==> inputs of 11-20 <==
==> flow/design.v <==
module CORDIC_Stage (
	input clk,
	input rst,
	input sign_in,
	input USE_SIN_in,
	input [7:0] ite,
	input [32:0] arctan_in_1,
	input [32:0] arctan_in_2,
	input [32:0] target_in,
	input [32:0] curr_angle_in,
	input [32:0] x_in,
	input [32:0] y_in,
	output sign_out,
	output USE_SIN_out,
	output [32:0] curr_angle_out,
	output [32:0] x_out,
	output [32:0] y_out,
	output [32:0] target_out
	);
	reg sign;
	reg [32:0] x[0:1];
	reg [32:0] y[0:1];
	reg [32:0] y_tmp[0:3];
	reg [32:0] x_tmp[0:3];
	reg [3:0] count[0:1];
	reg [32:0] current_angle[0:1];
	reg [32:0] atan[0:1];
	reg [32:0] target_q;
	reg USE_SIN_q;
	reg sign_q;
	reg [32:0] x_q;
	reg [32:0] y_q;
	reg [32:0] current_angle_q;
	always @(posedge clk) begin
			sign = sign_in;
			target_q <= target_in;
			USE_SIN_q <= USE_SIN_in;
			count[0] = ite[7:4];
			y_tmp[0] = sign ? y_in : ~y_in+1;
			y_tmp[1] = {y_tmp[0][32], y_tmp[0][31:0]>>count[0]};
			x_tmp[0] = sign ? x_in : ~x_in+1;
			x_tmp[1] = {x_tmp[0][32], x_tmp[0][31:0]>>count[0]};
			x[0] = x_in + y_tmp[1];
			y[0] = x_tmp[1] + y_in;
			atan[0] = sign ? arctan_in_1 : ~arctan_in_1+1;
			current_angle[0] = curr_angle_in + atan[0];
			if (current_angle[0] > target_in) begin
				sign = 1'b0;
			end
			else begin
				sign = 1'b1;
			end
			count[1] = ite[3:0];
			y_tmp[2] = sign ? y[0] : ~y[0]+1;
			y_tmp[3] = {y_tmp[2][32], y_tmp[2][31:0]>>count[1]};
			x_tmp[2] = sign ? x[0] : ~x[0]+1;
			x_tmp[3] = {x_tmp[2][32], x_tmp[2][31:0]>>count[1]};
			x[1] = x[0] + y_tmp[3];
			y[1] = x_tmp[3] + y[0];
			atan[1] = sign ? arctan_in_2 : ~arctan_in_2+1;
			current_angle[1] = current_angle[0] + atan[1];
			if (current_angle[1] > target_in) begin
				sign = 1'b0;
			end
			else begin
				sign = 1'b1;
			end
			sign_q <= sign;
			x_q <= x[1];
			y_q <= y[1];
			current_angle_q <= current_angle[1];
	end
	assign sign_out = sign_q;
	assign curr_angle_out = current_angle_q;
	assign x_out = x_q;
	assign y_out = y_q;
	assign USE_SIN_out = USE_SIN_q;
	assign target_out = target_q;
endmodule
module CORDIC_Top (
    input clk,
    input [31:0] target,
	 output [31:0] cos_x
);
	wire sign_intermediate[0:6];
	wire USE_SIN_intermediate[0:6];
	wire [32:0] angle_intermediate[0:6];
	wire [32:0] x_intermediate[0:6];
	wire [32:0] y_intermediate[0:6];
	wire [32:0] target_intermediate[0:6];
	wire [32:0] arctan[0:13];
	wire [7:0] ite[0:6];
	wire [32:0] x_init = 33'b01;
	wire [32:0] y_init = 33'b001;
	assign arctan[0]  = 33'b000011111010110110111011000000000;
	assign arctan[1]  = 33'b000001111111010101101110101010000;
	assign arctan[2]  = 33'b000000111111111010101011011110000;
	assign arctan[3]  = 33'b000000011111111111010101010111000;
	assign arctan[4]  = 33'b000000001111111111111010101010110;
	assign arctan[5]  = 33'b000000000111111111111111010101011;
	assign arctan[6]  = 33'b000000000011111111111111111010110;
	assign arctan[7]  = 33'b000000000001111111111111111111011;
	assign arctan[8]  = 33'b000000000000111111111111111111111;
	assign arctan[9]  = 33'b000000000000100000000000000000000;
	assign arctan[10] = 33'b000000000000010000000000000000000;
	assign arctan[11] = 33'b000000000000001000000000000000000;
	assign arctan[12] = 33'b000000000000000100000000000000000;
	assign arctan[13] = 33'b000000000000000010000000000000000;
	assign ite[0]  = 8'b00100011;
	assign ite[1]  = 8'b01000101;
	assign ite[2]  = 8'b01100111;
	assign ite[3]  = 8'b10001001;
	assign ite[4]  = 8'b10101011;
	assign ite[5]  = 8'b11001101;
	assign ite[6]  = 8'b11101111;
	reg init_sign;
	reg USE_SIN;
	wire [32:0] init_angle = 33'b000111011010110001100111000000000;
	reg [32:0] ext_target;
	reg [32:0] fin_target;
	always @* begin
		ext_target = { 1'b0 , target};
		USE_SIN = 0;
		if (ext_target > init_angle) begin
			if (ext_target > 33'b00111) begin
				fin_target = 33'b011001001000011111101101010100010 + (~ext_target + 1);
				init_sign = 1;
				USE_SIN = 1;
			end else begin
				init_sign = 1;
				fin_target = ext_target;
			end
		end
		else begin
			init_sign = 0;
			fin_target = ext_target;
		end
	end
	CORDIC_Stage stage1(
		 .clk(clk),
		 .sign_in(init_sign),
		 .USE_SIN_in(USE_SIN),
		 .ite(ite[0]),
		 .target_in(fin_target),
		 .arctan_in_1(arctan[0]),
		 .arctan_in_2(arctan[1]),
		 .curr_angle_in(init_angle),
		 .x_in(x_init),
		 .y_in(y_init),
		 .sign_out(sign_intermediate[0]),
		 .curr_angle_out(angle_intermediate[0]),
		 .x_out(x_intermediate[0]),
		 .y_out(y_intermediate[0]),
		 .target_out(target_intermediate[0]),
		 .USE_SIN_out(USE_SIN_intermediate[0])
	);
	CORDIC_Stage stage2(
		 .clk(clk),
		 .sign_in(sign_intermediate[0]),
		 .USE_SIN_in(USE_SIN_intermediate[0]),
		 .ite(ite[1]),
		 .target_in(target_intermediate[0]),
		 .arctan_in_1(arctan[2]),
		 .arctan_in_2(arctan[3]),
		 .curr_angle_in(angle_intermediate[0]),
		 .x_in(x_intermediate[0]),
		 .y_in(y_intermediate[0]),
		 .sign_out(sign_intermediate[1]),
		 .curr_angle_out(angle_intermediate[1]),
		 .x_out(x_intermediate[1]),
		 .y_out(y_intermediate[1]),
		 .target_out(target_intermediate[1]),
		 .USE_SIN_out(USE_SIN_intermediate[1])
	);
	CORDIC_Stage stage3(
		 .clk(clk),
		 .sign_in(sign_intermediate[1]),
		 .USE_SIN_in(USE_SIN_intermediate[1]),
		 .ite(ite[2]),
		 .target_in(target_intermediate[1]),
		 .arctan_in_1(arctan[4]),
		 .arctan_in_2(arctan[5]),
		 .curr_angle_in(angle_intermediate[1]),
		 .x_in(x_intermediate[1]),
		 .y_in(y_intermediate[1]),
		 .sign_out(sign_intermediate[2]),
		 .curr_angle_out(angle_intermediate[2]),
		 .x_out(x_intermediate[2]),
		 .y_out(y_intermediate[2]),
		 .target_out(target_intermediate[2]),
		 .USE_SIN_out(USE_SIN_intermediate[2])
	);
	CORDIC_Stage stage4(
		 .clk(clk),
		 .sign_in(sign_intermediate[2]),
		 .USE_SIN_in(USE_SIN_intermediate[2]),
		 .ite(ite[3]),
		 .target_in(target_intermediate[2]),
		 .arctan_in_1(arctan[6]),
		 .arctan_in_2(arctan[7]),
		 .curr_angle_in(angle_intermediate[2]),
		 .x_in(x_intermediate[2]),
		 .y_in(y_intermediate[2]),
		 .sign_out(sign_intermediate[3]),
		 .curr_angle_out(angle_intermediate[3]),
		 .x_out(x_intermediate[3]),
		 .y_out(y_intermediate[3]),
		 .target_out(target_intermediate[3]),
		 .USE_SIN_out(USE_SIN_intermediate[3])
	);
	CORDIC_Stage stage5(
		 .clk(clk),
		 .sign_in(sign_intermediate[3]),
		 .USE_SIN_in(USE_SIN_intermediate[3]),
		 .ite(ite[4]),
		 .target_in(target_intermediate[3]),
		 .arctan_in_1(arctan[8]),
		 .arctan_in_2(arctan[9]),
		 .curr_angle_in(angle_intermediate[3]),
		 .x_in(x_intermediate[3]),
		 .y_in(y_intermediate[3]),
		 .sign_out(sign_intermediate[4]),
		 .curr_angle_out(angle_intermediate[4]),
		 .x_out(x_intermediate[4]),
		 .y_out(y_intermediate[4]),
		 .target_out(target_intermediate[4]),
		 .USE_SIN_out(USE_SIN_intermediate[4])
	);
	CORDIC_Stage stage6(
		 .clk(clk),
		 .sign_in(sign_intermediate[4]),
		 .USE_SIN_in(USE_SIN_intermediate[4]),
		 .ite(ite[5]),
		 .target_in(target_intermediate[4]),
		 .arctan_in_1(arctan[10]),
		 .arctan_in_2(arctan[11]),
		 .curr_angle_in(angle_intermediate[4]),
		 .x_in(x_intermediate[4]),
		 .y_in(y_intermediate[4]),
		 .sign_out(sign_intermediate[5]),
		 .curr_angle_out(angle_intermediate[5]),
		 .x_out(x_intermediate[5]),
		 .y_out(y_intermediate[5]),
		 .target_out(target_intermediate[5]),
		 .USE_SIN_out(USE_SIN_intermediate[5])
	);
	CORDIC_Stage stage7(
		 .clk(clk),
		 .sign_in(sign_intermediate[5]),
		 .USE_SIN_in(USE_SIN_intermediate[5]),
		 .ite(ite[6]),
		 .target_in(target_intermediate[5]),
		 .arctan_in_1(arctan[12]),
		 .arctan_in_2(arctan[13]),
		 .curr_angle_in(angle_intermediate[5]),
		 .x_in(x_intermediate[5]),
		 .y_in(y_intermediate[5]),
		 .sign_out(sign_intermediate[6]),
		 .curr_angle_out(angle_intermediate[6]),
		 .x_out(x_intermediate[6]),
		 .y_out(y_intermediate[6]),
		 .target_out(target_intermediate[6]),
		 .USE_SIN_out(USE_SIN_intermediate[6])
	);
	wire [31:0] K = 32'b01101101111011001010110110001011;
	wire [31:0] done;
	assign done = USE_SIN_intermediate[6] ? y_intermediate[6][31:0] : x_intermediate[6][31:0];
	assign cos_x = done*K;
endmodule
==> flow/run.sh <==
#!/bin/bash
# the make line also repeats each setting of config.mk as NAME=value (left out here)
make -C /OpenROAD-flow-scripts/flow DESIGN_CONFIG=/design/flow/config.mk WORK_HOME=/design/flow/orfs CLKGATE_MAP_FILE= finish
==> flow/config.mk <==
export PLATFORM = sky130hd
export DESIGN_NAME = CORDIC_Top
export DESIGN_NICKNAME = CORDIC_Top
export VERILOG_FILES = /design/flow/design.v
export SDC_FILE = /design/flow/constraint.sdc
export NUM_CORES = 4
export LEC_CHECK = 0
export CAP_MARGIN = 20
export CELL_PAD_IN_SITES_GLOBAL_PLACEMENT = 0
export CORE_MARGIN = 2
export CORE_UTILIZATION = 71
export CTS_CLUSTER_SIZE = 40
export GPL_ROUTABILITY_DRIVEN = 1
export MAX_ROUTING_LAYER = met4
export PLACE_DENSITY_LB_ADDON = 0.0
export SETUP_SLACK_MARGIN = 2.22
export SLEW_MARGIN = 20
export TNS_END_PERCENT = 5
==> flow/constraint.sdc <==
create_clock -name core_clock -period 7.7 [get_ports {clk}]
set_input_delay 1.5400 -clock core_clock [delete_from_list [all_inputs] [get_ports {clk}]]
set_output_delay 1.5400 -clock core_clock [all_outputs]
set_load 0.01 [all_outputs]
==> 08-24: changes against 11-20 <==
CELL_PAD_IN_SITES_GLOBAL_PLACEMENT = default   (was 0)
CORE_UTILIZATION = 72   (was 71)
CTS_CLUSTER_SIZE = 43   (was 40)
GPL_ROUTABILITY_DRIVEN = default   (was 1)
MAX_ROUTING_LAYER = default   (was met4)
PLACE_DENSITY_LB_ADDON = default   (was 0.0)
SETUP_SLACK_MARGIN = -0.57   (was 2.22)
TNS_END_PERCENT = default   (was 5)
==> flow/constraint.sdc (replaced) <==
create_clock -name core_clock -period 7.14 [get_ports {clk}]
set_input_delay 1.4280 -clock core_clock [delete_from_list [all_inputs] [get_ports {clk}]]
set_output_delay 1.4280 -clock core_clock [all_outputs]
set_load 0.01 [all_outputs]
==> summary of the runs <==
08-24 never finished: it broke off in clock tree synthesis (4_1_cts). 11-20 stopped in global routing (5_1_grt).
In area after synthesis, 11-20 and 08-24 do not differ.
Synthesized cell count is the same in 08-24 and 11-20.
Of 08-24 and 11-20, 11-20 has the higher die size (gap about 1.4%, measured against 11-20).
